File: design.v
`timescale 1ns / 1ps
module clk_div(
   input wire sys_clk,
   input wire sys_clk_rst,
   output wire gen_clk, 
   output wire ps_clk, 
   output wire fsk_clk, 
   output wire gen_en,
   output wire ps_en,
   output wire fsk_en
);
   parameter fsk_div=5;
   parameter ps_div=fsk_div*16;
   parameter gen_div=ps_div*16;
   reg [$clog2(fsk_div)-1:0] fsk_cnt;
   reg [$clog2(ps_div)-1:0] ps_cnt;
   reg [$clog2(gen_div)-1:0] gen_cnt;
   reg gen_clk_reg;
   reg ps_clk_reg;
   reg fsk_clk_reg;
   assign gen_clk=gen_clk_reg;
   assign ps_clk=ps_clk_reg;
   assign fsk_clk=fsk_clk_reg;
   assign gen_en=~(gen_cnt<gen_div-1) & ~gen_clk_reg;
   assign ps_en=~(ps_cnt<ps_div-1) & ~ps_clk_reg;
   assign fsk_en=~(fsk_cnt<fsk_div-1) & ~fsk_clk_reg;
   always@(posedge sys_clk or posedge sys_clk_rst) begin
     if(sys_clk_rst) begin
       gen_cnt<=32'd0;
       ps_cnt<=32'd0;
       fsk_cnt<=32'd0;
       gen_clk_reg<=1'b0;
       ps_clk_reg<=1'b0;
       fsk_clk_reg<=1'b0;
     end
     else begin
       if(gen_cnt<gen_div-1) begin
         gen_cnt<=gen_cnt+32'd1;
         gen_clk_reg<=gen_clk_reg;
       end
       else begin
         gen_cnt<=32'd0;
         gen_clk_reg<=~gen_clk_reg;
       end
       if(ps_cnt<ps_div-1) begin
         ps_cnt<=ps_cnt+32'd1;
         ps_clk_reg<=ps_clk_reg;
       end
       else begin
         ps_cnt<=32'd0;
         ps_clk_reg<=~ps_clk_reg;
       end
       if(fsk_cnt<fsk_div-1) begin
         fsk_cnt<=fsk_cnt+32'd1;
         fsk_clk_reg<=fsk_clk_reg;
       end
       else begin
         fsk_cnt<=32'd0;
         fsk_clk_reg<=~fsk_clk_reg;
       end
     end
   end
endmodule
`timescale 1ns / 1ps
module sig_gen(
  input wire clk,
  input wire rst,
  input wire en,
  output wire [7:0] data_out
);
  reg [7:0] data_out_reg;
  assign data_out=data_out_reg;
  always@(posedge clk or posedge rst) begin
   if(rst) begin
    data_out_reg<=8'd0;
   end
   else if(en) begin
    data_out_reg<=data_out_reg+8'd1;
   end
  end
endmodule
`timescale 1ns / 1ps
module hamming_encode(
    input wire [7:0] bitstream,
    input wire clk,
    input wire rst,
    input wire en,
    output wire [15:0] hammingcode
);    
    reg [2:0] check1;
    reg [2:0] check2;
    reg [15:0] hammingcode_reg;
    assign hammingcode=hammingcode_reg;
always @(*) begin
    check1[2] <= bitstream[7] ^ bitstream[6] ^ bitstream[5];
    check1[1] <= bitstream[7] ^ bitstream[6] ^ bitstream[4];
    check1[0] <= bitstream[7] ^ bitstream[5] ^ bitstream[4];
    check2[2] <= bitstream[3] ^ bitstream[2] ^ bitstream[1];
    check2[1] <= bitstream[3] ^ bitstream[2] ^ bitstream[0];
    check2[0] <= bitstream[3] ^ bitstream[1] ^ bitstream[0];
end
always @(posedge clk or posedge rst) begin
    if (rst) begin
        hammingcode_reg <= 16'd0;
    end
    else if (en) hammingcode_reg <= {2'b11,bitstream[7:4], check1[2:0], bitstream[3:0], check2[2:0]};
end
endmodule
`timescale 1ns / 1ps
module P2S(
   input wire clk, 
   input wire rst,
   input wire en,
   input wire [15:0] din,
   output reg dout,
   output reg sig_valid
    );
    reg [3:0] cnt;
    always@(posedge clk or posedge rst) begin
      if(rst) begin
        cnt <= 4'd0;
        dout <= 1'b0;
        sig_valid <= 1'b0;
      end
      else if(en) begin
      if(din[15:14]==2'b11) begin
        dout <= din[15-cnt];
        sig_valid<=1'b1;
        if(cnt<=14) cnt <= cnt + 4'd1;
        else cnt <= 4'd0;
       end 
       else sig_valid<=1'b0;
      end
    end
endmodule
`timescale 1ns / 1ps
module fsk_modulate (
    input wire clk,
    input wire rst,
    input wire en,
    input wire bit_in,
    input wire sig_valid,
    output wire wave_out
);
    reg [3:0] cnt;
    reg wave_h, wave_l;
    always @(posedge clk or posedge rst) begin
		if (rst) begin
			cnt <= 4'b0000;
			wave_h <= 0;
			wave_l <= 0;
		end
		else if (en) begin
		 if(sig_valid) begin
			if(cnt == 4'b0111) begin
				wave_h <= ~wave_h;
				wave_l <= ~wave_l;
				cnt <= 4'b0000;
			end
			else if(~(cnt%4)) begin
				wave_h <= ~wave_h;
			end
			cnt <= cnt + 1;
		 end
		 else cnt<=4'b0;
		end
    end
    assign wave_out = bit_in?wave_h:wave_l;
endmodule
`timescale 1ns / 1ps
module fsk_demodulate(
   input wire clk,
   input wire rst,
   input wire en,
   input wire in,
   output reg out
 );
    reg [4:0] zeronum;
    reg [4:0] clknum;
    reg last,outreg;
    always@(posedge clk or posedge rst)
    begin
		if (rst) begin
			last<=0;
			zeronum<=0;
			clknum<=5'b0;
			outreg<=0;
			out<=0;
		end
		else if (en) begin
			clknum<=clknum+1;
			if(in!=last)
			begin
				zeronum<=zeronum+1;
			end
			if(clknum == 3) 
			begin
				if(zeronum > 1)
				begin
					outreg<=1;
				end
				else
				begin
					outreg<=0;
				end
			end 
			if(clknum == 15)
			begin
				clknum<=0;
				zeronum<=0;
				out<=outreg;
			end
			last<=in;
		end
    end
endmodule
`timescale 1ns / 1ps
module S2P(
  input wire clk, 
  input wire rst,
  input wire en,
  input wire din,
  output reg [13:0] hammingcode
    );
    reg [1:0] current;
    reg [1:0] next;
    parameter IDLE = 2'b00;
    parameter START = 2'b01;
    parameter RECEIVE = 2'b11;
    reg [13:0] temp_reg;
    reg current_bit;
    reg [15:0] cnt;
    reg flag; 
    always@(posedge clk or posedge rst) begin
      if(rst) begin
       current <= IDLE;
      end
      else if(en) begin
       current <= next;
      end
    end
    always@(*) begin
     case(current)
      IDLE:
        if(current_bit) next<=START;
        else next<=IDLE;
      START:
        if(current_bit) next<=RECEIVE;
        else next<=IDLE; 
      RECEIVE:begin
        if(cnt<13) begin
         next <= RECEIVE; 
        end
        else begin
         next <= IDLE;
        end
      end
      default:next <= IDLE;
     endcase
    end
    always@(posedge clk or posedge rst) begin
     if(rst) begin
      current_bit <= 1'b0;
      temp_reg <= 14'b0;
      cnt <= 16'd0;
      flag <= 1'b0;
      hammingcode <= 14'b0;
     end
     else if(en) begin
      current_bit<=din;
      case(current)
        IDLE:begin
         flag<=1'b0;
         temp_reg<=14'b0;
        end
        START:begin
         flag<=1'b0;
         temp_reg<=14'b0;
        end
        RECEIVE:begin
         temp_reg[13-cnt]<=current_bit;
         cnt<=cnt+16'd1;
         flag<=1'b0;
         if(cnt==13) begin
          flag<=1'b1;
          cnt<=16'd0;
         end
        end
        default:begin
         flag<=1'b0;
         temp_reg<=14'b0;
        end
      endcase
      if(flag) begin
       hammingcode <= temp_reg;
      end
     end
    end
endmodule
`timescale 1ns / 1ps
module hamming_decode(
    input [13:0] code,
    input clk,
    input rst,
    input en,
    output reg [7:0] bitstream
    );
    reg [2:0] check1;
    reg [2:0] check2;
always @(*) begin
    check1[2] <= code[13] ^ code[12] ^ code[11] ^ code[9];
    check1[1] <= code[13] ^ code[12] ^ code[10] ^ code[8];
    check1[0] <= code[13] ^ code[11] ^ code[10] ^ code[7];
    check2[2] <= code[6] ^ code[5] ^ code[4] ^ code[2];
    check2[1] <= code[6] ^ code[5] ^ code[3] ^ code[1];
    check2[0] <= code[6] ^ code[4] ^ code[3] ^ code[0];
end
always @(posedge clk or posedge rst) begin
     if (rst) begin
       bitstream <= 4'd0;
     end
     else if (en) begin
        case(check1)
            3'b111: bitstream[7:4] <= {~code[13], code[12:10]};
            3'b110: bitstream[7:4] <= {code[13], ~code[12], code[11:10]};
            3'b101: bitstream[7:4] <= {code[13:12], ~code[11], code[10]};
            3'b011: bitstream[7:4] <= {code[13:11], ~code[10]};
            default: bitstream[7:4] <= code[13:10];
        endcase
        case(check2)
            3'b111: bitstream[3:0] <= {~code[6], code[5:3]};
            3'b110: bitstream[3:0] <= {code[6], ~code[5], code[4:3]};
            3'b101: bitstream[3:0] <= {code[6:5], ~code[4], code[3]};
            3'b011: bitstream[3:0] <= {code[6:4], ~code[3]};
            default: bitstream[3:0] <= code[6:3];
        endcase
     end
end
endmodule
`timescale 1ns / 1ps
module Tx_top(
  input wire sys_clk,
  input wire sys_clk_rst,
  input wire rst,
  output wire [7:0] data_out, 
  output wire [15:0] hammingcode,
  output wire fsk_out 
);
  wire gen_clk;
  wire ps_clk;
  wire fsk_clk;
  wire gen_en;
  wire ps_en;
  wire fsk_en;
  clk_div my_clk_div(
   .sys_clk(sys_clk),
   .sys_clk_rst(sys_clk_rst),
   .gen_clk(gen_clk),
   .ps_clk(ps_clk),
   .fsk_clk(fsk_clk),
   .gen_en(gen_en),
   .ps_en(ps_en),
   .fsk_en(fsk_en)
  );
  sig_gen my_sig_gen(
    .clk(sys_clk),
    .en(gen_en),
    .rst(rst),
    .data_out(data_out)
  );
  hamming_encode my_hamming_encode(
    .bitstream(data_out),
    .clk(sys_clk),
    .en(gen_en),
    .rst(rst),
    .hammingcode(hammingcode)
  );
  wire dout;
  wire sig_valid;
  P2S my_P2S(
    .clk(sys_clk),
    .en(ps_en),
    .rst(rst),
    .din(hammingcode),
    .dout(dout),
    .sig_valid(sig_valid)
  );
  fsk_modulate my_fsk_modulate(
    .clk(sys_clk),
    .en(fsk_en),
    .rst(rst),
    .bit_in(dout),
    .sig_valid(sig_valid),
    .wave_out(fsk_out)
  );
endmodule
`timescale 1ns / 1ps
module Rx_top(
  input wire sys_clk,
  input wire sys_clk_rst,
  input wire rst,
  input wire bit_in, 
  output wire [13:0] hammingcode,
  output wire [7:0] sig_out
);
  wire gen_clk;
  wire ps_clk;
  wire fsk_clk;
  wire gen_en;
  wire ps_en;
  wire fsk_en;
  clk_div my_clk_div(
   .sys_clk(sys_clk),
   .sys_clk_rst(sys_clk_rst),
   .gen_clk(gen_clk),
   .ps_clk(ps_clk),
   .fsk_clk(fsk_clk),
   .gen_en(gen_en),
   .ps_en(ps_en),
   .fsk_en(fsk_en)
  );
  wire de_fsk_out;
  fsk_demodulate my_fsk_demodulate(
    .clk(sys_clk),
    .en(fsk_en),
    .rst(rst),
    .in(bit_in),
    .out(de_fsk_out)
  );
  S2P my_S2P(
    .clk(sys_clk),
    .en(ps_en),
    .rst(rst),
    .din(de_fsk_out),
    .hammingcode(hammingcode)
  );
  hamming_decode my_hamming_decode(
    .code(hammingcode),
    .clk(sys_clk),
    .en(gen_en),
    .rst(rst),
    .bitstream(sig_out)
  );
endmodule
`timescale 1ns / 1ps
module comm_top(
  input wire sys_clk,
  input wire sys_clk_rst,
  input wire rst,
  input wire bit_in, 
  output wire bit_out, 
  output wire [7:0] data_trans, 
  output wire [7:0] data_recev 
);
  wire [15:0] en_hamming_code; 
  wire [13:0] de_hamming_code; 
Tx_top my_Tx_top(
  .sys_clk(sys_clk),
  .sys_clk_rst(sys_clk_rst),
  .rst(rst),
  .data_out(data_trans), 
  .hammingcode(en_hamming_code),
  .fsk_out(bit_out) 
);
Rx_top my_Rx_top(
  .sys_clk(sys_clk),
  .sys_clk_rst(sys_clk_rst),
  .rst(rst),
  .bit_in(bit_in), 
  .hammingcode(de_hamming_code),
  .sig_out(data_recev) 
);
endmodule
File: run.sh
#!/bin/bash
# the make line also repeats each setting of config.mk as NAME=value (left out here)
make -C /OpenROAD-flow-scripts/flow DESIGN_CONFIG=/design/flow/config.mk WORK_HOME=/design/flow/orfs CLKGATE_MAP_FILE= finish
File: config.mk
export PLATFORM = sky130hd
export DESIGN_NAME = comm_top
export DESIGN_NICKNAME = comm_top
export VERILOG_FILES = /design/flow/design.v
export SDC_FILE = /design/flow/constraint.sdc
export NUM_CORES = 4
export LEC_CHECK = 0
export CAP_MARGIN = 5
export CELL_PAD_IN_SITES_DETAIL_PLACEMENT = 0
export CORE_MARGIN = 2
export CORE_UTILIZATION = 66
export GPL_TIMING_DRIVEN = 1
export MAX_ROUTING_LAYER = met4
export MIN_ROUTING_LAYER = met1
export SETUP_SLACK_MARGIN = 0.42
export SLEW_MARGIN = 35
export TNS_END_PERCENT = 65
File: constraint.sdc
create_clock -name core_clock -period 3.49 [get_ports {sys_clk}]
set_input_delay 0.6980 -clock core_clock [delete_from_list [all_inputs] [get_ports {sys_clk}]]
set_output_delay 0.6980 -clock core_clock [all_outputs]
set_load 0.01 [all_outputs]
==> summary.txt, run 1 <==
outcome - finished clean
dominant cell type by area after synthesis - dfrtp_1
Post-synth EDFFs - 0
Max Cap Violations - 0
Hold Worst Slack - 0.429 ns
Design Area, Final - 9450 µm²
Synth async-reset ratio - 100%
yosys warning tally - 8
Hold Path Origin - my_Tx_top.my_clk_div.fsk_cnt[0]$_DFF_PP0_
FF-to-FF End - my_Rx_top.my_S2P.temp_reg[10]$_DFFE_PP0P_
FF-to-FF path depth - 12
PortBufs - 20
CP top delay family - AND-OR/OR-AND gates
clk slew on worst S/H paths - 0.06 ns
Top logic family - simple AND/OR/NAND/NOR gates
Max rail drop VDD - 0.325 mV
Hold Path Depth - 1
syn nets - 831
total power - 0.00383 W
synthesis area per yosys - 8020 µm²
switching power total - 0.000804 W
fin crit share - 95.1%
post-synthesis cell area - 8020 µm²
Worst path slowest cell - or3_4
synth cell count leaders - dfrtp_1 (152), nand2_1 (112), nor2_1 (79)
Top Consumer - the clock network
grt total ovfl - 0
synthesis-to-layout area growth - 17.8%
Placeable Area - 12,000 µm²
Die Y - 114 µm
CTS buffer count - 17
DRT iter0 DRCs - 408
antenna-violating nets left - 0
clock power share - 50.4%
CP Max Fanout - 6
fillcell total - 774
cells in synth_stat.txt - 808
CP Launch Type - flop
largest net degree at the start of global routing - 53
CP Class - reg2reg
max_slew headroom - 48.8%
htree depth - 4
Synth Flop Type - dfrtp_1
seq pwr - 0.00181 W
arrival time worst endpoint - 3.61 ns
minimum clock period - 3.32 ns
Synth Instances - 808
RSZ-0062 raised after global routing - true
synth top area cells - dfrtp_1 (47%), xnor2_1 (7.0%), nand2_1 (5.2%)
Initial DRT Pass Iterations - 5
Top Ports - 21
Root Buffer - clkbuf_16
Final Setup Violations - 0
Ant. Diodes - 0
final net count - 877
vias in the first global route - 5,969
most instantiated library cell after synthesis - dfrtp_1
final wirelength - 16.2 mm
Syn Area/Cell - 9.93 µm²
dpl cell area - 8520 µm²
aoi share - 9.30%
Logic area - 4120 µm²
Flops after synth - 153
Clk Latency, worst-skew pair - 0.42 ns
tally of OpenROAD warnings - 35
simple-gate share of the synthesized area - 20.8%
Adder Area Share - 2.96%
GR Util All Layers - 27.5%
P_leak - 4.29 nW
worst r2r src - my_Rx_top.my_S2P.cnt[6]$_DFFE_PP0P_
WHS Endpoint - my_Tx_top.my_clk_div.fsk_cnt[0]$_DFF_PP0_
worst hold-check path type - reg2reg
CP Capture Point - my_Rx_top.my_S2P.temp_reg[10]$_DFFE_PP0P_
RePlAce Congestion - 0.902
setup_tns - 0 ns
initial antenna violation count - 0
Non-Filler Instances - 1,014
register area - 3830 µm²
area share, top type - 47.4%
slowest cell delay on critical path - 0.46 ns
sequential fraction of the synthesis area - 47.7%
Pins Over Slew Limit - 0
DP HPWL - 10.8 mm
distinct lib cells - 61
Avg WL per Cell - 16.0 µm
Sequential Power Share - 47.3%
Post-Synth XOR/XNOR Area - 11.9%
chip area - 13,100 µm²
# clock sinks - 153
CTS max path bufs - 2
CP endpoint kind - flop
critical path, cell by cell - or3_4 -> nor3_4 -> buf_4 -> o21a_1 -> buf_4 -> o2111ai_4 -> or3_4 -> a2111oi_4 -> buf_6 -> o2111ai_2 -> a21oi_1 -> o22ai_1
chip width - 114 µm
DR vias/cell - 5.91
# placed instances - 968
DRC viols - 0
fmax - 301 MHz
Setup Skew - 0.00600 ns
Power Density - 405 nW/µm²
Int Pwr - 0.00302 W
Sw Share - 21.0%
Final Hold Fails - 0
Crit path depth - 12
worst-margin pin slew - 0.768 ns
Starting Density - 67.1%
CTS tree - done
clock group total power - 0.00193 W
CP Data Required Time - 3.78 ns
CP bufs+invs - 3
first-pass GRT wire length - 27.9 mm
Combinational Power - 0.0000854 W
Comb pwr share - 2.2%
total number of vias - 5,989
Placement Rows - 40
mux share - 4.29%
worst setup path start - my_Rx_top.my_S2P.cnt[6]$_DFFE_PP0P_
reg2reg setup slack - 0.17 ns
per-layer routing:
metal	vias up	track usage (%)	routed length, µm
li1	2882	-	-
met1	2942	36.4	7210
met2	141	43.4	8090
met3	24	4.82	620
met4	0	9.43	280
met5	-	-	0
layout make-up:
class	instances	area share [%]
multi-input combinational	599	43.6
sequential	153	40.6
timing repair buffer	69	6.61
clock buffer	22	5.13
tap	147	1.95
clock inverter	10	1.47
inverter	14	0.623
stage by stage:
step / setup WS, ns / utilization (%)
6_report: 0.170 / 79.0
3_3_place_gp: 0.161 / 71.2
4_1_cts: 0.227 / 77.4
5_1_grt: 0.0139 / 79.0
3_5_place_dp: -0.0138 / 71.2
2_1_floorplan: 0.0365 / -
timing repair:
item                       in CTS  in global routing
setup endpoints to repair      14                 14
cloned                          0                  0
pin swaps                      19                 15
buffers inserted                5                  8
gates resized                  16                 15
hold buffers                    0                  0
==> inputs of run 2 (changes only) <==
Settings changed: CAP_MARGIN 5 to 40, CELL_PAD_IN_SITES_DETAIL_PLACEMENT 0 to unset, CORE_ASPECT_RATIO set to 0.5, CORE_MARGIN 2 to 9, CORE_UTILIZATION 66 to 59, CTS_CLUSTER_DIAMETER set to 324, CTS_CLUSTER_SIZE set to 98, GPL_TIMING_DRIVEN 1 to unset, MAX_ROUTING_LAYER met4 to unset, MIN_ROUTING_LAYER met1 to unset, PLACE_DENSITY set to 0.35, SETUP_SLACK_MARGIN 0.42 to -0.28, SLEW_MARGIN 35 to 40, TNS_END_PERCENT 65 to 30.
Clock period 3.49 ns to 10.0 ns, I/O delays scaled along.
==> run 2 against run 1 <==
Effect of this change: count of clock-buffer cells in the layout is 4 lower; flip-flop count stayed put; final cell count is 2.2% lower; non-clock buffer count is 45 lower; hold slack better by 0.0087 ns; maximum frequency is 17% lower; global-route usage is 10 points lower; first-iteration DRC count is 28% lower; highest routed layer unchanged.
==> summary.txt, run 2 <==
chip area - 18,400 µm² (was 13,100 µm²)
CTS buffer count - 17 (unchanged)
synth cell count leaders - dfrtp_1 (152), nand2_1 (112), nor2_1 (79) (unchanged)
DP HPWL - 9.80 mm (was 10.8 mm)
CP Launch Type - flop (unchanged)
simple-gate share of the synthesized area - 20.8% (unchanged)
slowest cell delay on critical path - 0.53 ns (was 0.46 ns)
mux share - 4.29% (unchanged)
switching power total - 0.000302 W (was 0.000804 W)
fillcell total - 997 (was 774)
Crit path depth - 12 (unchanged)
DRT iter0 DRCs - 292 (was 408)
PortBufs - 20 (unchanged)
Top Ports - 21 (unchanged)
tally of OpenROAD warnings - 32 (was 35)
Max Cap Violations - 0 (unchanged)
Top Consumer - the clock network (unchanged)
aoi share - 9.30% (unchanged)
clk slew on worst S/H paths - 0.07 ns (was 0.06 ns)
critical path, cell by cell - ha_1 -> a2111oi_4 -> nand3_2 -> nor4b_2 -> o2111ai_1 -> nor3_1 -> ha_1 -> nand2b_1 -> a2111oi_4 -> or2_1 -> nand4_4 -> o32ai_2 (was or3_4 -> nor3_4 -> buf_4 -> o21a_1 -> buf_4 -> o2111ai_4 -> or3_4 -> a2111oi_4 -> buf_6 -> o2111ai_2 -> a21oi_1 -> o22ai_1)
Hold Path Origin - my_Tx_top.my_clk_div.fsk_cnt[0]$_DFF_PP0_ (unchanged)
Hold Path Depth - 1 (unchanged)
CP top delay family - simple AND/OR/NAND/NOR gates (was AND-OR/OR-AND gates)
Post-CTS Setup Bufs - 0 (was 5)
# hold bufs at CTS - 0 (unchanged)
Max rail drop VDD - 0.117 mV (was 0.325 mV)
Die Y - 100 µm (was 114 µm)
most instantiated library cell after synthesis - dfrtp_1 (unchanged)
CP Max Fanout - 8 (was 6)
distinct lib cells - 61 (unchanged)
FF-to-FF path depth - 12 (unchanged)
Final WS setup - 5.98 ns (was 0.170 ns)
Synth Instances - 808 (unchanged)
chip width - 183 µm (was 114 µm)
Final Hold Fails - 0 (unchanged)
CP bufs+invs - 0 (was 3)
Logic area - 3970 µm² (was 4120 µm²)
Comb pwr share - 2.0% (was 2.2%)
final net count - 832 (was 877)
Pins Over Slew Limit - 0 (unchanged)
CP Capture Point - my_Rx_top.my_S2P.temp_reg[9]$_DFFE_PP0P_ (was my_Rx_top.my_S2P.temp_reg[10]$_DFFE_PP0P_)
CP Class - reg2reg (unchanged)
worst-margin pin slew - 0.785 ns (was 0.768 ns)
DR vias/cell - 5.63 (was 5.91)
fmax - 249 MHz (was 301 MHz)
synth top area cells - dfrtp_1 (47%), xnor2_1 (7.0%), nand2_1 (5.2%) (unchanged)
final wirelength - 14.5 mm (was 16.2 mm)
Synth Flop Type - dfrtp_1 (unchanged)
worst setup path start - my_Rx_top.my_S2P.cnt[1]$_DFFE_PP0P_ (was my_Rx_top.my_S2P.cnt[6]$_DFFE_PP0P_)
sequential fraction of the synthesis area - 47.7% (unchanged)
Starting Density - 61.8% (was 67.1%)
CTS tree - done (unchanged)
# placed instances - 960 (was 968)
FF-to-FF End - my_Rx_top.my_S2P.temp_reg[9]$_DFFE_PP0P_ (was my_Rx_top.my_S2P.temp_reg[10]$_DFFE_PP0P_)
fin crit share - 40.2% (was 95.1%)
clock group total power - 0.000727 W (was 0.00193 W)
htree depth - 4 (unchanged)
yosys warning tally - 8 (unchanged)
Synth async-reset ratio - 100% (unchanged)
Sw Share - 21.8% (was 21.0%)
outcome - finished clean (unchanged)
Clk Latency, worst-skew pair - 0.44 ns (was 0.42 ns)
# clock sinks - 153 (unchanged)
worst hold-check path type - reg2reg (unchanged)
Placeable Area - 13,000 µm² (was 12,000 µm²)
area share, top type - 47.4% (unchanged)
Setup Skew - 0.0120 ns (was 0.00600 ns)
Initial DRT Pass Iterations - 4 (was 5)
Syn Area/Cell - 9.93 µm² (unchanged)
setup_tns - 0 ns (unchanged)
Root Buffer - clkbuf_16 (unchanged)
synthesis area per yosys - 8020 µm² (unchanged)
Post-Synth XOR/XNOR Area - 11.9% (unchanged)
Placement Rows - 29 (was 40)
largest net degree at the start of global routing - 49 (was 53)
register area - 3830 µm² (about the same)
pre-CTS WS - 6.02 ns (was -0.0138 ns)
RePlAce Congestion - 0.813 (was 0.902)
Int Pwr - 0.00108 W (was 0.00302 W)
Resized cells post-CTS - 0 (was 16)
first-pass GRT wire length - 25.8 mm (was 27.9 mm)
Avg WL per Cell - 14.6 µm (was 16.0 µm)
initial antenna violation count - 0 (unchanged)
Non-Filler Instances - 992 (was 1,014)
worst r2r src - my_Rx_top.my_S2P.cnt[1]$_DFFE_PP0P_ (was my_Rx_top.my_S2P.cnt[6]$_DFFE_PP0P_)
Combinational Power - 0.0000274 W
Worst path slowest cell - a2111oi_4 (was or3_4)
Sequential Power Share - 45.6% (was 47.3%)
Adder Area Share - 2.96% (unchanged)
CP Data Required Time - 10.34 ns (was 3.78 ns)
total number of vias - 5,580 (was 5,989)
vias in the first global route - 5,560 (was 5,969)
post-synthesis cell area - 8020 µm² (unchanged)
synthesis-to-layout area growth - 11.9% (was 17.8%)
syn nets - 831 (unchanged)
reg2reg setup slack - 5.98 ns (was 0.17 ns)
minimum clock period - 4.02 ns (was 3.32 ns)
seq pwr - 0.000632 W (was 0.00181 W)
RSZ-0062 raised after global routing - false (was true)
GR Util All Layers - 17.1% (was 27.5%)
grt total ovfl - 0 (unchanged)
arrival time worst endpoint - 4.36 ns (was 3.61 ns)
Final Setup Violations - 0 (unchanged)
P_leak - 4.03 nW (was 4.29 nW)
dominant cell type by area after synthesis - dfrtp_1 (unchanged)
Top logic family - simple AND/OR/NAND/NOR gates (unchanged)
antenna-violating nets left - 0 (unchanged)
CP endpoint kind - flop (unchanged)
Power Density - 154 nW/µm² (was 405 nW/µm²)
Flops after synth - 153 (unchanged)
cells in synth_stat.txt - 808 (unchanged)
max_slew headroom - 47.6% (was 48.8%)
CTS max path bufs - 2 (unchanged)
WHS Endpoint - my_Tx_top.my_clk_div.fsk_cnt[0]$_DFF_PP0_ (unchanged)
clock power share - 52.4% (was 50.4%)
Post-synth EDFFs - 0 (unchanged)
DRC viols - 0 (unchanged)
Ant. Diodes - 0 (unchanged)
==> run 2: layout make-up <==
type / instances / area share (%)
clock inverter: 14 / 2.58
inverter: 14 / 0.641
clock buffer: 18 / 4.78
tap: 170 / 2.37
timing repair buffer: 24 / 2.70
sequential: 153 / 42.7
multi-input combinational: 599 / 44.2
==> run 2: stage by stage <==
stage | hold slack (ns) | total power, W | area [µm²] | utilization, %
5_1_grt | 0.460 | 0.00143 | 8970 | 69.1
6_report | 0.437 | 0.00139 | 8970 | 69.1
3_5_place_dp | 0.425 | 0.000673 | 8300 | 63.9
2_1_floorplan | 0.403 | 0.000663 | 8020 | -
4_1_cts | 0.442 | 0.00140 | 8960 | 69.0
3_3_place_gp | 0.414 | 0.000671 | 8270 | 63.7
==> run 2: routing by layer <==
metal  wire length [µm]  part of all wire [%]  global-route usage, %  up-vias
met5                  0                     0                      0        -
li1                   -                     -                      -     2802
met2               6700                    46                   27.8       77
met1               6990                    48                   21.6     2671
met3                539                   3.7                   4.64       30
met4                257                   1.8                   6.93        0
==> inputs of run 3 (changes only) <==
Settings changed: ABC_AREA set to 1, CAP_MARGIN 40 to 20, CELL_PAD_IN_SITES_GLOBAL_PLACEMENT set to 3, CORE_ASPECT_RATIO 0.5 to unset, CORE_MARGIN 9 to 2, CORE_UTILIZATION 59 to 23, CTS_CLUSTER_DIAMETER 324 to 144, CTS_CLUSTER_SIZE 98 to unset, GPL_ROUTABILITY_DRIVEN set to 1, GPL_TIMING_DRIVEN set to 0, PLACE_DENSITY 0.35 to unset, PLACE_DENSITY_LB_ADDON set to 0.12, SETUP_SLACK_MARGIN -0.28 to -0.01, SLEW_MARGIN 40 to 0, TNS_END_PERCENT 30 to 85.
Clock period 10.0 ns to 6.48 ns, I/O delays scaled along.
==> run 3 against run 2 <==
Effect of this change: die area is 110% higher; sequential power is 53% higher; wire length is 39% higher; utilization is 42 points lower; total power is 55% higher; critical path depth is 11 higher; clock skew is 0.0030 ns lower; synthesized cell count is 27% higher; global-route usage is 5.7 points lower; critical path type unchanged; highest routed layer unchanged.
==> summary.txt, run 3 <==
outcome - finished clean (unchanged)
Initial DRT Pass Iterations - 18 (was 4)
Root Buffer - clkbuf_16 (unchanged)
setup_tns - 0 ns (unchanged)
P_leak - 4.58 nW (was 4.03 nW)
clock group total power - 0.00114 W (was 0.000727 W)
CP bufs+invs - 0 (unchanged)
CP endpoint kind - flop (unchanged)
Post-CTS Setup Bufs - 0 (unchanged)
Die Y - 194 µm (was 100 µm)
Sw Share - 21.2% (was 21.8%)
slowest cell delay on critical path - 0.47 ns (was 0.53 ns)
switching power total - 0.000456 W (was 0.000302 W)
Worst path slowest cell - dfrtp_1 (was a2111oi_4)
Post-synth EDFFs - 0 (unchanged)
DR vias/cell - 4.16 (was 5.63)
grt total ovfl - 0 (unchanged)
dominant cell type by area after synthesis - dfrtp_1 (unchanged)
cells in synth_stat.txt - 1,026 (was 808)
seq pwr - 0.000969 W (was 0.000632 W)
worst r2r src - my_Rx_top.my_S2P.cnt[2]$_DFFE_PP0P_ (was my_Rx_top.my_S2P.cnt[1]$_DFFE_PP0P_)
critical path, cell by cell - ha_1 -> nand2_2 -> nand2_4 -> nor2_4 -> nand2_1 -> nand2_1 -> nand2_1 -> nor2_2 -> nand3_1 -> nor3_1 -> ha_1 -> nor2_1 -> nand2_1 -> nor2_1 -> nand3_1 -> nand2_2 -> nand4_4 -> nor2_4 -> nand3_1 -> nand2_1 -> nand2_1 -> nand2_1 -> nand2_1 (was ha_1 -> a2111oi_4 -> nand3_2 -> nor4b_2 -> o2111ai_1 -> nor3_1 -> ha_1 -> nand2b_1 -> a2111oi_4 -> or2_1 -> nand4_4 -> o32ai_2)
antenna-violating nets left - 0 (unchanged)
Sequential Power Share - 45.0% (was 45.6%)
Max rail drop VDD - 0.153 mV (was 0.117 mV)
max_slew headroom - 40.7% (was 47.6%)
Clk Latency, worst-skew pair - 0.43 ns (was 0.44 ns)
Post-Synth XOR/XNOR Area - 6.11% (was 11.9%)
synthesis-to-layout area growth - 17.8% (was 11.9%)
Hold Path Origin - my_Tx_top.my_clk_div.fsk_cnt[0]$_DFF_PP0_ (unchanged)
chip width - 194 µm (was 183 µm)
final wirelength - 20.1 mm (was 14.5 mm)
final net count - 1,090 (was 832)
sequential fraction of the synthesis area - 46.0% (was 47.7%)
yosys warning tally - 8 (unchanged)
CTS tree - done (unchanged)
CP Data Required Time - 6.80 ns (was 10.34 ns)
# hold bufs at CTS - 0 (unchanged)
CP top delay family - simple AND/OR/NAND/NOR gates (unchanged)
worst-margin pin slew - 0.882 ns (was 0.785 ns)
aoi share - 9.28% (was 9.30%)
Avg WL per Cell - 13.1 µm (was 14.6 µm)
largest net degree at the start of global routing - 56 (was 49)
Placement Rows - 69 (was 29)
# clock sinks - 153 (unchanged)
CP Class - reg2reg (unchanged)
reg2reg setup slack - 2.92 ns (was 5.98 ns)
Synth Instances - 1,026 (was 808)
Int Pwr - 0.00169 W (was 0.00108 W)
clk slew on worst S/H paths - 0.07 ns (about the same)
total number of vias - 6,411 (was 5,580)
WHS Endpoint - my_Tx_top.my_clk_div.fsk_cnt[0]$_DFF_PP0_ (unchanged)
post-synthesis cell area - 8330 µm² (was 8020 µm²)
fillcell total - 3,888 (was 997)
tally of OpenROAD warnings - 30 (was 32)
DP HPWL - 14.9 mm (was 9.80 mm)
GR Util All Layers - 11.5% (was 17.1%)
Final Setup Violations - 0 (unchanged)
CP Launch Type - flop (unchanged)
Placeable Area - 35,700 µm² (was 13,000 µm²)
worst hold-check path type - reg2reg (unchanged)
chip area - 37,700 µm² (was 18,400 µm²)
PortBufs - 20 (unchanged)
distinct lib cells - 47 (was 61)
worst setup path start - my_Rx_top.my_S2P.cnt[2]$_DFFE_PP0P_ (was my_Rx_top.my_S2P.cnt[1]$_DFFE_PP0P_)
RSZ-0062 raised after global routing - false (unchanged)
Pins Over Slew Limit - 0 (unchanged)
synth top area cells - dfrtp_1 (46%), nand2_1 (11%), inv_1 (5.4%) (was dfrtp_1 (47%), xnor2_1 (7.0%), nand2_1 (5.2%))
Synth Flop Type - dfrtp_1 (unchanged)
DRT iter0 DRCs - 263 (was 292)
syn nets - 1,049 (was 831)
initial antenna violation count - 0 (unchanged)
Power Density - 219 nW/µm² (was 154 nW/µm²)
Top Consumer - the clock network (unchanged)
simple-gate share of the synthesized area - 27.8% (was 20.8%)
htree depth - 4 (unchanged)
DRC viols - 0 (unchanged)
fmax - 281 MHz (was 249 MHz)
most instantiated library cell after synthesis - nand2_1 (was dfrtp_1)
Starting Density - 23.4% (was 61.8%)
Hold Path Depth - 1 (unchanged)
vias in the first global route - 6,658 (was 5,560)
Max Cap Violations - 0 (unchanged)
Setup Skew - 0.00906 ns (was 0.0120 ns)
RePlAce Congestion - 0.689 (was 0.813)
synth cell count leaders - nand2_1 (238), dfrtp_1 (152), inv_1 (120) (was dfrtp_1 (152), nand2_1 (112), nor2_1 (79))
CTS buffer count - 17 (unchanged)
Ant. Diodes - 0 (unchanged)
Top Ports - 21 (unchanged)
area share, top type - 45.7% (was 47.4%)
Final Core Density - 27.5% (was 69.1%)
CP Max Fanout - 8 (unchanged)
fin crit share - 54.9% (was 40.2%)
synthesis area per yosys - 8330 µm² (was 8020 µm²)
first-pass GRT wire length - 35.0 mm (was 25.8 mm)
Hold Worst Slack - 0.424 ns (was 0.437 ns)
Resized cells post-CTS - 0 (unchanged)
minimum clock period - 3.56 ns (was 4.02 ns)
Combinational Power - 0.0000458 W (was 0.0000274 W)
mux share - 0.947% (was 4.29%)
FF-to-FF path depth - 23 (was 12)
most used cell, CP - nand2_1
clock power share - 52.8% (was 52.4%)
Synth async-reset ratio - 100% (unchanged)
register area - 3830 µm² (unchanged)
Comb pwr share - 2.1% (was 2.0%)
Flops after synth - 153 (unchanged)
Final Hold Fails - 0 (unchanged)
Top logic family - simple AND/OR/NAND/NOR gates (unchanged)
CTS max path bufs - 2 (unchanged)
arrival time worst endpoint - 3.88 ns (was 4.36 ns)
FF-to-FF End - my_Rx_top.my_S2P.temp_reg[9]$_DFFE_PP0P_ (unchanged)
Crit path depth - 23 (was 12)
CP Capture Point - my_Rx_top.my_S2P.temp_reg[9]$_DFFE_PP0P_ (unchanged)
Logic area - 3920 µm² (was 3970 µm²)
Adder Area Share - 2.85% (was 2.96%)
Syn Area/Cell - 8.12 µm² (was 9.93 µm²)
[run 3: layout make-up]
cell class	count	share of cell area, %
plain buffers	18	0.816
clock buffers	18	4.37
clock inverters	14	2.32
inverters	133	5.16
multi-input cells	722	39.9
flip-flops and latches	153	39.0
well taps	461	5.88
repair buffers	22	2.52
[run 3: stage by stage]
step                      total power [W]  cells  instance area [µm²]  setup WS [ns]
after detailed placement          0.00104   1509                 9160           2.89
after floorplan                   0.00102   1026                 8330           2.43
after global placement            0.00103   1507                 9100          0.131
after global routing              0.00224   1541                 9810           2.48
after CTS                         0.00220   1541                 9810           2.86
final                             0.00215   1541                 9810           2.92
[run 3: metal layers]
layer  vias up  share of wire [%]  global-route usage (%)
li1       3393                  -                       -
met1      2970                 53                    15.7
met2        39                 45                    18.4
met3         9                1.9                    2.50
met4         0               0.84                    2.74
met5         -                  0                       0
==> inputs of run 4 (changes only) <==
Settings changed: CAP_MARGIN 20 to 0, CELL_PAD_IN_SITES_GLOBAL_PLACEMENT 3 to unset, CORE_UTILIZATION 23 to 72, CTS_CLUSTER_DIAMETER 144 to 400, CTS_CLUSTER_SIZE set to 10, GPL_ROUTABILITY_DRIVEN 1 to unset, GPL_TIMING_DRIVEN 0 to unset, PLACE_DENSITY_LB_ADDON 0.12 to 0.07, SETUP_SLACK_MARGIN -0.01 to unset, SLEW_MARGIN 0 to 20, TNS_END_PERCENT 85 to unset.
Clock period 6.48 ns to 2.66 ns, I/O delays scaled along.
==> run 4 against run 3 <==
Effect of this change: the layout now fails its checks (negative setup slack); combinational power is 130% higher; global-route usage grew 24 points; critical path depth is 1 higher; non-clock buffer count grew 72; final cell count fell by 16%; total power increased by 130%; clock skew down 0.0011 ns; clock power grew 110%; register-to-register slack got worse by 3.6 ns; utilization grew 62 points; first-iteration DRC count grew to 3.5 times the previous value; largest cell class unchanged.
==> summary.txt, run 4 <==
chip width - 112 µm (was 194 µm)
synthesis area per yosys - 8330 µm² (unchanged)
CP Launch Type - flop (unchanged)
CP endpoint kind - flop (unchanged)
seq pwr - 0.00236 W (was 0.000969 W)
clock power share - 49.3% (was 52.8%)
worst hold-check path type - in2async (was reg2reg)
htree depth - 4 (unchanged)
fin crit share - 124% (was 54.9%)
most used cell, CP - nor2_4 (was nand2_1)
reg2reg setup slack - -0.63 ns (was 2.92 ns)
first-pass GRT wire length - 35.4 mm (was 35.0 mm)
Combinational Power - 0.000106 W (was 0.0000458 W)
Top Consumer - the clock network (unchanged)
# hold bufs at CTS - 0 (unchanged)
CTS max path bufs - 2 (unchanged)
minimum clock period - 3.29 ns (was 3.56 ns)
P_leak - 4.97 nW (was 4.58 nW)
Max Cap Violations - 0 (unchanged)
pre-CTS WS - -0.467 ns (was 2.89 ns)
total number of vias - 7,694 (was 6,411)
antenna-violating nets left - 0 (unchanged)
Adder Area Share - 2.85% (unchanged)
Synth Instances - 1,026 (unchanged)
Worst path slowest cell - dfrtp_2 (was dfrtp_1)
Sw Share - 22.3% (was 21.2%)
Synth async-reset ratio - 100% (unchanged)
CP Class - reg2reg (unchanged)
worst r2r src - my_Rx_top.my_S2P.cnt[1]$_DFFE_PP0P_ (was my_Rx_top.my_S2P.cnt[2]$_DFFE_PP0P_)
worst-margin pin slew - 0.604 ns (was 0.882 ns)
vias in the first global route - 7,665 (was 6,658)
Placeable Area - 11,400 µm² (was 35,700 µm²)
Final Hold Fails - 0 (unchanged)
FF-to-FF End - my_Rx_top.my_S2P.temp_reg[13]$_DFFE_PP0P_ (was my_Rx_top.my_S2P.temp_reg[9]$_DFFE_PP0P_)
synth top area cells - dfrtp_1 (46%), nand2_1 (11%), inv_1 (5.4%) (unchanged)
most instantiated library cell after synthesis - nand2_1 (unchanged)
Failing Checks - negative setup slack
FF-to-FF path depth - 24 (was 23)
yosys warning tally - 8 (unchanged)
Power Density - 479 nW/µm² (was 219 nW/µm²)
mux share - 0.947% (unchanged)
post-synthesis cell area - 8330 µm² (unchanged)
grt total ovfl - 0 (unchanged)
Root Buffer - clkbuf_16 (unchanged)
cells in synth_stat.txt - 1,026 (unchanged)
Comb pwr share - 2.2% (was 2.1%)
CP Max Fanout - 8 (unchanged)
sequential fraction of the synthesis area - 46.0% (unchanged)
max_slew headroom - 59.7% (was 40.7%)
met3 usage - 6.59% (was 2.50%)
Die Y - 112 µm (was 194 µm)
CP Data Required Time - 3.03 ns (was 6.80 ns)
# placed instances - 1,256 (was 1,509)
area share, top type - 45.7% (unchanged)
dominant cell type by area after synthesis - dfrtp_1 (unchanged)
DRC viols - 0 (unchanged)
Non-Filler Instances - 1,297 (was 1,541)
Top Usage Layer GRT - met2 (unchanged)
CP top delay family - simple AND/OR/NAND/NOR gates (unchanged)
Flops after synth - 153 (unchanged)
Syn Area/Cell - 8.12 µm² (unchanged)
Sequential Power Share - 48.5% (was 45.0%)
Avg WL per Cell - 16.7 µm (was 13.1 µm)
final net count - 1,164 (was 1,090)
aoi share - 9.28% (unchanged)
Top logic family - simple AND/OR/NAND/NOR gates (unchanged)
syn nets - 1,049 (unchanged)
Setup Skew - 0.00800 ns (was 0.00906 ns)
arrival time worst endpoint - 3.66 ns (was 3.88 ns)
synthesis-to-layout area growth - 22.0% (was 17.8%)
Clk Latency, worst-skew pair - 0.44 ns (was 0.43 ns)
Pins Over Slew Limit - 0 (unchanged)
Top Ports - 21 (unchanged)
DRT iter0 DRCs - 932 (was 263)
Ant. Diodes - 0 (unchanged)
outcome - failed layout checks (was finished clean)
Post-synth EDFFs - 0 (unchanged)
simple-gate share of the synthesized area - 27.8% (unchanged)
final wirelength - 21.6 mm (was 20.1 mm)
met2 track demand over resource - 59.0% (was 18.4%)
total power - 0.00487 W (was 0.00215 W)
DR vias/cell - 5.93 (was 4.16)
chip area - 12,400 µm² (was 37,700 µm²)
slowest cell delay on critical path - 0.46 ns (was 0.47 ns)
DP HPWL - 12.7 mm (was 14.9 mm)
synth cell count leaders - nand2_1 (238), dfrtp_1 (152), inv_1 (120) (unchanged)
CTS buffer count - 17 (unchanged)
worst setup path start - my_Rx_top.my_S2P.cnt[1]$_DFFE_PP0P_ (was my_Rx_top.my_S2P.cnt[2]$_DFFE_PP0P_)
clk slew on worst S/H paths - 0.06 ns (was 0.07 ns)
Int Pwr - 0.00379 W (was 0.00169 W)
PortBufs - 20 (unchanged)
critical path, cell by cell - inv_4 -> ha_4 -> inv_4 -> nand2_4 -> nor2_4 -> nand2_2 -> nor2_4 -> nand2_4 -> nor2_4 -> nand3_2 -> nor3_2 -> ha_1 -> nor2_2 -> nand2_1 -> nor2_1 -> nand3_1 -> nand2_2 -> nand4_4 -> nor2_4 -> buf_4 -> nand3_2 -> nand2_1 -> nand3_1 -> nand2_1 (was ha_1 -> nand2_2 -> nand2_4 -> nor2_4 -> nand2_1 -> nand2_1 -> nand2_1 -> nor2_2 -> nand3_1 -> nor3_1 -> ha_1 -> nor2_1 -> nand2_1 -> nor2_1 -> nand3_1 -> nand2_2 -> nand4_4 -> nor2_4 -> nand3_1 -> nand2_1 -> nand2_1 -> nand2_1 -> nand2_1)
fmax - 304 MHz (was 281 MHz)
Initial DRT Pass Iterations - 6 (was 18)
CP bufs+invs - 3 (was 0)
RePlAce Congestion - 0.923 (was 0.689)
Post-Synth XOR/XNOR Area - 6.11% (unchanged)
Placement Rows - 39 (was 69)
clock group total power - 0.00240 W (was 0.00114 W)
Final Setup Violations - 14 (was 0)
largest net degree at the start of global routing - 106 (was 56)
distinct lib cells - 47 (unchanged)
CTS tree - done (unchanged)
switching power total - 0.00108 W (was 0.000456 W)
GR Util All Layers - 35.1% (was 11.5%)
Starting Density - 73.2% (was 23.4%)
Synth Flop Type - dfrtp_1 (unchanged)
Max rail drop VDD - 0.654 mV (was 0.153 mV)
initial antenna violation count - 0 (unchanged)
tally of OpenROAD warnings - 35 (was 30)
RSZ-0062 raised after global routing - true (was false)
# clock sinks - 153 (unchanged)
Final WS setup - -0.633 ns (was 2.92 ns)
CP Capture Point - my_Rx_top.my_S2P.temp_reg[13]$_DFFE_PP0P_ (was my_Rx_top.my_S2P.temp_reg[9]$_DFFE_PP0P_)
grt met1 use - 43.7% (was 15.7%)
Crit path depth - 24 (was 23)
run 4: through the flow:
step | hold WS [ns] | TNS [ns] | instance area (µm²) | util (%)
6_report | 0.454 | -6.48 | 10200 | 89.3
5_1_grt | 0.481 | -9.70 | 10200 | 89.3
4_1_cts | 0.451 | -4.39 | 10000 | 88.0
3_5_place_dp | 0.421 | -5.75 | 9340 | 82.2
3_3_place_gp | 0.416 | -3.98 | 9340 | 82.2
2_1_floorplan | 0.403 | -2.92 | 8380 | -
run 4: area by class of cell:
type,count,area [µm²]
inverter,133,514
multi-input combinational,722,4100
timing repair inverter,2,15.0
fill,531,1210
sequential,153,3830
tap,143,179
clock inverter,10,90.1
timing repair buffer,112,931
clock buffer,22,494
run 4: what timing repair did:
action,CTS,global route
setup buffers,4,3
pin swaps,19,13
endpoints found under the setup margin,14,29
cloned,0,2
gates resized,14,31
run 4: layer usage:
layer	wire [µm]	vias to the layer above
li1	-	3540
met5	0	-
met2	10700	429
met1	8450	3594
met4	1110	0
met3	1410	131
==> inputs of run 5 (changes only) <==
Settings changed: CTS_CLUSTER_DIAMETER 400 to 277, CTS_CLUSTER_SIZE 10 to 37, HOLD_SLACK_MARGIN set to 0.3, PLACE_DENSITY set to 0.36, PLACE_DENSITY_LB_ADDON 0.07 to unset, SETUP_SLACK_MARGIN set to -0.15.
Clock period 2.66 ns to 3.06 ns, I/O delays scaled along.
==> run 5 against run 4 <==
Effect of this change: critical path type unchanged; clock skew about the same; total power decreased by 15%; the layout still fails its checks (negative setup slack); combinational power decreased by about 10%; wire length decreased by 23%; final cell count decreased by 4.2%; die area unchanged; critical endpoint is now my_Rx_top.my_S2P.temp_reg[9]$_DFFE_PP0P_.
==> summary.txt, run 5 <==
worst setup path start - my_Rx_top.my_S2P.cnt[1]$_DFFE_PP0P_ (unchanged)
CTS tree - done (unchanged)
chip area - 12,400 µm² (unchanged)
CTS max path bufs - 2 (unchanged)
Failing Checks - negative setup slack (unchanged)
Sw Share - 20.9% (was 22.3%)
Crit path depth - 23 (was 24)
WHS Endpoint - my_Tx_top.my_clk_div.fsk_cnt[0]$_DFF_PP0_
Ant. Diodes - 0 (unchanged)
Top Ports - 21 (unchanged)
dominant cell type by area after synthesis - dfrtp_1 (unchanged)
Worst path slowest cell - dfrtp_2 (unchanged)
CP Max Fanout - 8 (unchanged)
slowest cell delay on critical path - 0.45 ns (was 0.46 ns)
total number of vias - 6,868 (was 7,694)
DRC viols - 0 (unchanged)
CTS buffer count - 17 (unchanged)
Hold Path Origin - my_Tx_top.my_clk_div.fsk_cnt[0]$_DFF_PP0_
CP bufs+invs - 0 (was 3)
distinct lib cells - 47 (unchanged)
# placed instances - 1,208 (was 1,256)
DRT iter0 DRCs - 518 (was 932)
register area - 3830 µm² (about the same)
DP HPWL - 11.3 mm (was 12.7 mm)
fillcell total - 718 (was 531)
Avg WL per Cell - 13.5 µm (was 16.7 µm)
Sequential Power Share - 49.7% (was 48.5%)
Hold Path Depth - 1
reg2reg setup slack - -0.08 ns (was -0.63 ns)
max_slew headroom - 60.5% (was 59.7%)
RePlAce Congestion - 0.909 (was 0.923)
Max Cap Violations - 0 (unchanged)
first-pass GRT wire length - 29.2 mm (was 35.4 mm)
clock power share - 48.1% (was 49.3%)
Clk Latency, worst-skew pair - 0.43 ns (was 0.44 ns)
synthesis area per yosys - 8330 µm² (unchanged)
Pins Over Slew Limit - 0 (unchanged)
tally of OpenROAD warnings - 35 (unchanged)
Synth Flop Type - dfrtp_1 (unchanged)
seq pwr - 0.00205 W (was 0.00236 W)
Max rail drop VDD - 0.501 mV (was 0.654 mV)
setup_tns - -0.260 ns (was -6.48 ns)
antenna-violating nets left - 0 (unchanged)
mux share - 0.947% (unchanged)
chip width - 112 µm (unchanged)
Final WS setup - -0.0778 ns (was -0.633 ns)
GR Util All Layers - 28.6% (was 35.1%)
Top logic family - simple AND/OR/NAND/NOR gates (unchanged)
CP Launch Type - flop (unchanged)
worst hold-check path type - reg2reg (was in2async)
Placeable Area - 11,400 µm² (unchanged)
FF-to-FF End - my_Rx_top.my_S2P.temp_reg[9]$_DFFE_PP0P_ (was my_Rx_top.my_S2P.temp_reg[13]$_DFFE_PP0P_)
clk slew on worst S/H paths - 0.06 ns (about the same)
Final Hold Fails - 0 (unchanged)
Post-Synth XOR/XNOR Area - 6.11% (unchanged)
CP endpoint kind - flop (unchanged)
area share, top type - 45.7% (unchanged)
synth top area cells - dfrtp_1 (46%), nand2_1 (11%), inv_1 (5.4%) (unchanged)
largest net degree at the start of global routing - 106 (unchanged)
Placement Rows - 39 (unchanged)
Comb pwr share - 2.2% (about the same)
CP Class - reg2reg (unchanged)
Synth async-reset ratio - 100% (unchanged)
CP top delay family - simple AND/OR/NAND/NOR gates (unchanged)
htree depth - 4 (unchanged)
grt total ovfl - 0 (unchanged)
Synth Instances - 1,026 (unchanged)
critical path, cell by cell - ha_4 -> nand2_4 -> nand2_4 -> nor2_4 -> nand2_2 -> nand2_1 -> nand2_1 -> nor2_2 -> nand3_2 -> nor3_2 -> ha_1 -> nor2_1 -> nand2_1 -> nor2_2 -> nand3_1 -> nand2_2 -> nand4_4 -> nor2_4 -> nand3_2 -> nand2_2 -> nand2_1 -> nand2_1 -> nand2_1 (was inv_4 -> ha_4 -> inv_4 -> nand2_4 -> nor2_4 -> nand2_2 -> nor2_4 -> nand2_4 -> nor2_4 -> nand3_2 -> nor3_2 -> ha_1 -> nor2_2 -> nand2_1 -> nor2_1 -> nand3_1 -> nand2_2 -> nand4_4 -> nor2_4 -> buf_4 -> nand3_2 -> nand2_1 -> nand3_1 -> nand2_1)
Post-synth EDFFs - 0 (unchanged)
# hold bufs at CTS - 0 (unchanged)
Top Consumer - registers (was the clock network)
Combinational Power - 0.0000915 W (was 0.000106 W)
Final Setup Violations - 6 (was 14)
Logic area - 3990 µm² (was 4100 µm²)
fin crit share - 103% (was 124%)
Adder Area Share - 2.85% (unchanged)
arrival time worst endpoint - 3.45 ns (was 3.66 ns)
synthesis-to-layout area growth - 15.2% (was 22.0%)
Starting Density - 73.2% (unchanged)
worst r2r src - my_Rx_top.my_S2P.cnt[1]$_DFFE_PP0P_ (unchanged)
Int Pwr - 0.00327 W (was 0.00379 W)
CP Capture Point - my_Rx_top.my_S2P.temp_reg[9]$_DFFE_PP0P_ (was my_Rx_top.my_S2P.temp_reg[13]$_DFFE_PP0P_)
vias in the first global route - 6,520 (was 7,665)
PortBufs - 20 (unchanged)
cells in synth_stat.txt - 1,026 (unchanged)
Initial DRT Pass Iterations - 5 (was 6)
minimum clock period - 3.14 ns (was 3.29 ns)
fmax - 319 MHz (was 304 MHz)
Flops after synth - 153 (unchanged)
outcome - failed layout checks (unchanged)
yosys warning tally - 8 (unchanged)
switching power total - 0.000863 W (was 0.00108 W)
Non-Filler Instances - 1,243 (was 1,297)
RSZ-0062 raised after global routing - true (unchanged)
Final Core Density - 84.4% (was 89.3%)
Die Y - 112 µm (unchanged)
simple-gate share of the synthesized area - 27.8% (unchanged)
syn nets - 1,049 (unchanged)
most used cell, CP - nand2_1 (was nor2_4)
FF-to-FF path depth - 23 (was 24)
DR vias/cell - 5.53 (was 5.93)
final wirelength - 16.8 mm (was 21.6 mm)
Power Density - 430 nW/µm² (was 479 nW/µm²)
Syn Area/Cell - 8.12 µm² (unchanged)
aoi share - 9.28% (unchanged)
sequential fraction of the synthesis area - 46.0% (unchanged)
final net count - 1,111 (was 1,164)
initial antenna violation count - 0 (unchanged)
clock group total power - 0.00199 W (was 0.00240 W)
synth cell count leaders - nand2_1 (238), dfrtp_1 (152), inv_1 (120) (unchanged)
CP Data Required Time - 3.37 ns (was 3.03 ns)
Root Buffer - clkbuf_16 (unchanged)
post-synthesis cell area - 8330 µm² (unchanged)
worst-margin pin slew - 0.591 ns (was 0.604 ns)
P_leak - 4.70 nW (was 4.97 nW)
# clock sinks - 153 (unchanged)
Setup Skew - 0.00789 ns (was 0.00800 ns)
most instantiated library cell after synthesis - nand2_1 (unchanged)
-- run 5: metal layers --
layer  share of wire [%]  wire length [µm]  track usage, %  up-vias
met2                  49              8140            46.4      158
met4                 1.9               320            11.0        0
met5                   0                 0               0        -
li1                    -                 -               -     3448
met1                  46              7680            39.0     3230
met3                 3.7               613            5.12       32
-- run 5: per-stage QoR --
| stage | total power [W] | hold slack (ns) | setup slack [ns] | cell area [µm²] |
|---|---|---|---|---|
| 2_1_floorplan | 0.00215 | 0.403 | 0.0608 | 8330 |
| 3_5_place_dp | 0.00218 | 0.421 | -0.0281 | 8920 |
| 4_1_cts | 0.00416 | 0.435 | -0.0805 | 9480 |
| 3_3_place_gp | 0.00218 | 0.419 | 0.0365 | 8920 |
| 5_1_grt | 0.00425 | 0.465 | -0.353 | 9590 |
| 6_report | 0.00413 | 0.430 | -0.0778 | 9590 |
-- run 5: area by class of cell --
type,instances,share of cell area (%)
Timing Repair Buffer,61,5.46
Clock buffer,25,5.16
Inverter,133,5.29
Clock inverter,6,0.665
Tap cell,143,1.86
Sequential cell,153,39.9
Multi-Input combinational cell,722,41.6
-- run 5: timing repair --
item | in CTS | in global routing
gates resized | 0 | 22
setup endpoints to repair | 0 | 14
buffers inserted | 0 | 4
==> inputs of run 6 (changes only) <==
Settings changed: CAP_MARGIN 0 to 5, CELL_PAD_IN_SITES_DETAIL_PLACEMENT set to 0, CORE_UTILIZATION 72 to 53, CTS_CLUSTER_DIAMETER 277 to unset, CTS_CLUSTER_SIZE 37 to unset, GPL_ROUTABILITY_DRIVEN set to 1, HOLD_SLACK_MARGIN 0.3 to unset, MIN_ROUTING_LAYER set to met2, PLACE_DENSITY 0.36 to unset, PLACE_DENSITY_LB_ADDON set to 0.19, SETUP_SLACK_MARGIN -0.15 to unset.
Clock period 3.06 ns to 3.72 ns, I/O delays scaled along.
==> run 6 against run 5 <==
Effect of this change: final cell count up 2.7%; worst setup slack improved by 0.44 ns; sequential power decreased by 18%; area after synthesis stayed put; fails the layout checks on design-rule violations; total power is 17% lower; highest routed layer unchanged; hold slack improved by 0.0034 ns; count of clock-buffer cells in the layout is 4 lower; maximum frequency is 6.5% lower; clock power decreased by 17%; register-to-register slack better by 0.44 ns; synthesized cell count is the same; critical path depth up 1.
==> summary.txt, run 6 <==
Placement Rows - 45 (was 39)
Flops after synth - 153 (unchanged)
Ant. Diodes - 0 (unchanged)
Starting Density - 54.6% (was 73.2%)
final net count - 1,075 (was 1,111)
switching power total - 0.000749 W (was 0.000863 W)
Sequential Power Share - 49.4% (was 49.7%)
RSZ-0062 raised after global routing - false (was true)
Synth Instances - 1,026 (unchanged)
clk slew on worst S/H paths - 0.06 ns (about the same)
chip area - 16,700 µm² (was 12,400 µm²)
DRC viols - 1 (was 0)
CP Max Fanout - 8 (unchanged)
simple-gate share of the synthesized area - 27.8% (unchanged)
cells in synth_stat.txt - 1,026 (unchanged)
Synth Flop Type - dfrtp_1 (unchanged)
most instantiated library cell after synthesis - nand2_1 (unchanged)
Avg WL per Cell - 12.4 µm (was 13.5 µm)
Final Hold Fails - 0 (unchanged)
most used cell, CP - nand2_1 (unchanged)
CP top delay family - simple AND/OR/NAND/NOR gates (unchanged)
P_leak - 4.51 nW (was 4.70 nW)
synth top area cells - dfrtp_1 (46%), nand2_1 (11%), inv_1 (5.4%) (unchanged)
max_slew headroom - 38.3% (was 60.5%)
initial antenna violation count - 0 (unchanged)
Post-synth EDFFs - 0 (unchanged)
post-synthesis cell area - 8330 µm² (unchanged)
Setup Skew - 0.0115 ns (was 0.00789 ns)
synthesis-to-layout area growth - 12.1% (was 15.2%)
Non-Filler Instances - 1,276 (was 1,243)
vias in the first global route - 9,423 (was 6,520)
worst setup path start - my_Rx_top.my_S2P.cnt[1]$_DFFE_PP0P_ (unchanged)
PortBufs - 20 (unchanged)
DRT iter0 DRCs - 1,176 (was 518)
Pins Over Slew Limit - 0 (unchanged)
# placed instances - 1,244 (was 1,208)
reg2reg setup slack - 0.37 ns (was -0.08 ns)
Hold Worst Slack - 0.433 ns (was 0.430 ns)
Sw Share - 21.9% (was 20.9%)
grt total ovfl - 0 (unchanged)
pre-CTS WS - 0.378 ns (was -0.0281 ns)
RePlAce Congestion - 0.871 (was 0.909)
CTS buffer count - 17 (unchanged)
Post-Synth XOR/XNOR Area - 6.11% (unchanged)
Syn Area/Cell - 8.12 µm² (unchanged)
mux share - 0.947% (unchanged)
Root Buffer - clkbuf_16 (unchanged)
dominant cell type by area after synthesis - dfrtp_1 (unchanged)
clock group total power - 0.00166 W (was 0.00199 W)
CP Launch Type - flop (unchanged)
area share, top type - 45.7% (unchanged)
# hold bufs at CTS - 0 (unchanged)
Hold Path Depth - 1 (unchanged)
Placeable Area - 15,300 µm² (was 11,400 µm²)
FF-to-FF End - my_Rx_top.my_S2P.temp_reg[9]$_DFFE_PP0P_ (unchanged)
final wirelength - 15.9 mm (was 16.8 mm)
worst r2r src - my_Rx_top.my_S2P.cnt[1]$_DFFE_PP0P_ (unchanged)
critical path, cell by cell - inv_1 -> ha_1 -> inv_1 -> nand2_1 -> nor2_2 -> nand2_2 -> nor2_4 -> nand2_4 -> nor2_4 -> nand3_1 -> nor3_1 -> ha_1 -> nor2_1 -> nand2_1 -> nor2_1 -> nand3_1 -> nand2_2 -> nand4_4 -> nor2_4 -> nand3_1 -> nand2_1 -> nand2_1 -> nand2_1 -> nand2_1 (was ha_4 -> nand2_4 -> nand2_4 -> nor2_4 -> nand2_2 -> nand2_1 -> nand2_1 -> nor2_2 -> nand3_2 -> nor3_2 -> ha_1 -> nor2_1 -> nand2_1 -> nor2_2 -> nand3_1 -> nand2_2 -> nand4_4 -> nor2_4 -> nand3_2 -> nand2_2 -> nand2_1 -> nand2_1 -> nand2_1)
WHS Endpoint - my_Tx_top.my_clk_div.fsk_cnt[0]$_DFF_PP0_ (unchanged)
Clk Latency, worst-skew pair - 0.43 ns (about the same)
clock power share - 48.5% (was 48.1%)
worst hold-check path type - reg2reg (unchanged)
antenna-violating nets left - 0 (unchanged)
aoi share - 9.28% (unchanged)
CP Class - reg2reg (unchanged)
fmax - 298 MHz (was 319 MHz)
Die Y - 129 µm (was 112 µm)
fin crit share - 90.2% (was 103%)
arrival time worst endpoint - 3.66 ns (was 3.45 ns)
Top Consumer - registers (unchanged)
Power Density - 366 nW/µm² (was 430 nW/µm²)
first-pass GRT wire length - 27.4 mm (was 29.2 mm)
setup_tns - 0 ns (was -0.260 ns)
chip width - 129 µm (was 112 µm)
Comb pwr share - 2.2% (about the same)
CTS max path bufs - 2 (unchanged)
# clock sinks - 153 (unchanged)
sequential fraction of the synthesis area - 46.0% (unchanged)
Final Setup Violations - 0 (was 6)
htree depth - 4 (unchanged)
Adder Area Share - 2.85% (unchanged)
Combinational Power - 0.0000741 W (was 0.0000915 W)
Failing Checks - design-rule violations (was negative setup slack)
CP endpoint kind - flop (unchanged)
total number of vias - 9,284 (was 6,868)
CP Data Required Time - 4.03 ns (was 3.37 ns)
tally of OpenROAD warnings - 30 (was 35)
FF-to-FF path depth - 24 (was 23)
synth cell count leaders - nand2_1 (238), dfrtp_1 (152), inv_1 (120) (unchanged)
outcome - failed layout checks (unchanged)
syn nets - 1,049 (unchanged)
CTS tree - done (unchanged)
yosys warning tally - 8 (unchanged)
Initial DRT Pass Iterations - 50 (was 5)
slowest cell delay on critical path - 0.41 ns (was 0.45 ns)
Synth async-reset ratio - 100% (unchanged)
Max rail drop VDD - 0.374 mV (was 0.501 mV)
seq pwr - 0.00169 W (was 0.00205 W)
DP HPWL - 10.9 mm (was 11.3 mm)
synthesis area per yosys - 8330 µm² (unchanged)
minimum clock period - 3.35 ns (was 3.14 ns)
Final WS setup - 0.365 ns (was -0.0778 ns)
largest net degree at the start of global routing - 49 (was 106)
Worst path slowest cell - dfrtp_2 (unchanged)
Int Pwr - 0.00267 W (was 0.00327 W)
CP bufs+invs - 2 (was 0)
Crit path depth - 24 (was 23)
CP Capture Point - my_Rx_top.my_S2P.temp_reg[9]$_DFFE_PP0P_ (unchanged)
Top logic family - simple AND/OR/NAND/NOR gates (unchanged)
Hold Path Origin - my_Tx_top.my_clk_div.fsk_cnt[0]$_DFF_PP0_ (unchanged)
DR vias/cell - 7.28 (was 5.53)
distinct lib cells - 47 (unchanged)
Top Ports - 21 (unchanged)
Max Cap Violations - 0 (unchanged)
GR Util All Layers - 29.9% (was 28.6%)
worst-margin pin slew - 0.918 ns (was 0.591 ns)
[run 6: metrics by stage]
| stage | area [µm²] | power [W] | util [%] |
|---|---|---|---|
| 3_3_place_gp | 8760 | 0.00179 | 57.4 |
| 5_1_grt | 9340 | 0.00354 | 61.2 |
| 6_report | 9340 | 0.00342 | 61.2 |
| 4_1_cts | 9330 | 0.00343 | 61.1 |
| 3_5_place_dp | 8760 | 0.00179 | 57.4 |
| 2_1_floorplan | 8330 | 0.00177 | - |
[run 6: cell type report]
cell class / count / area (µm²)
fill: 1325 / 5920
multi-input combinational: 722 / 3920
sequential: 153 / 3830
inverter: 133 / 505
clock buffer: 21 / 470
tap: 211 / 264
timing repair buffer: 25 / 250
clock inverter: 11 / 93.8
[run 6: repair_timing]
item	in CTS	in global routing
gates resized	0	3
endpoints found under the setup margin	0	8
buffers inserted	0	0
[run 6: routing by layer]
| layer | vias to the layer above | GRT usage (%) | routed length [µm] |
|---|---|---|---|
| met3 | 176 | 43.1 | 6420 |
| met4 | 0 | 5.75 | 785 |
| li1 | 3340 | - | - |
| met2 | 2218 | 34.6 | 8650 |
| met5 | - | 2.65 | 0 |
| met1 | 3550 | - | 0 |
No activity file was given, so power comes from the tool's default toggle rates.
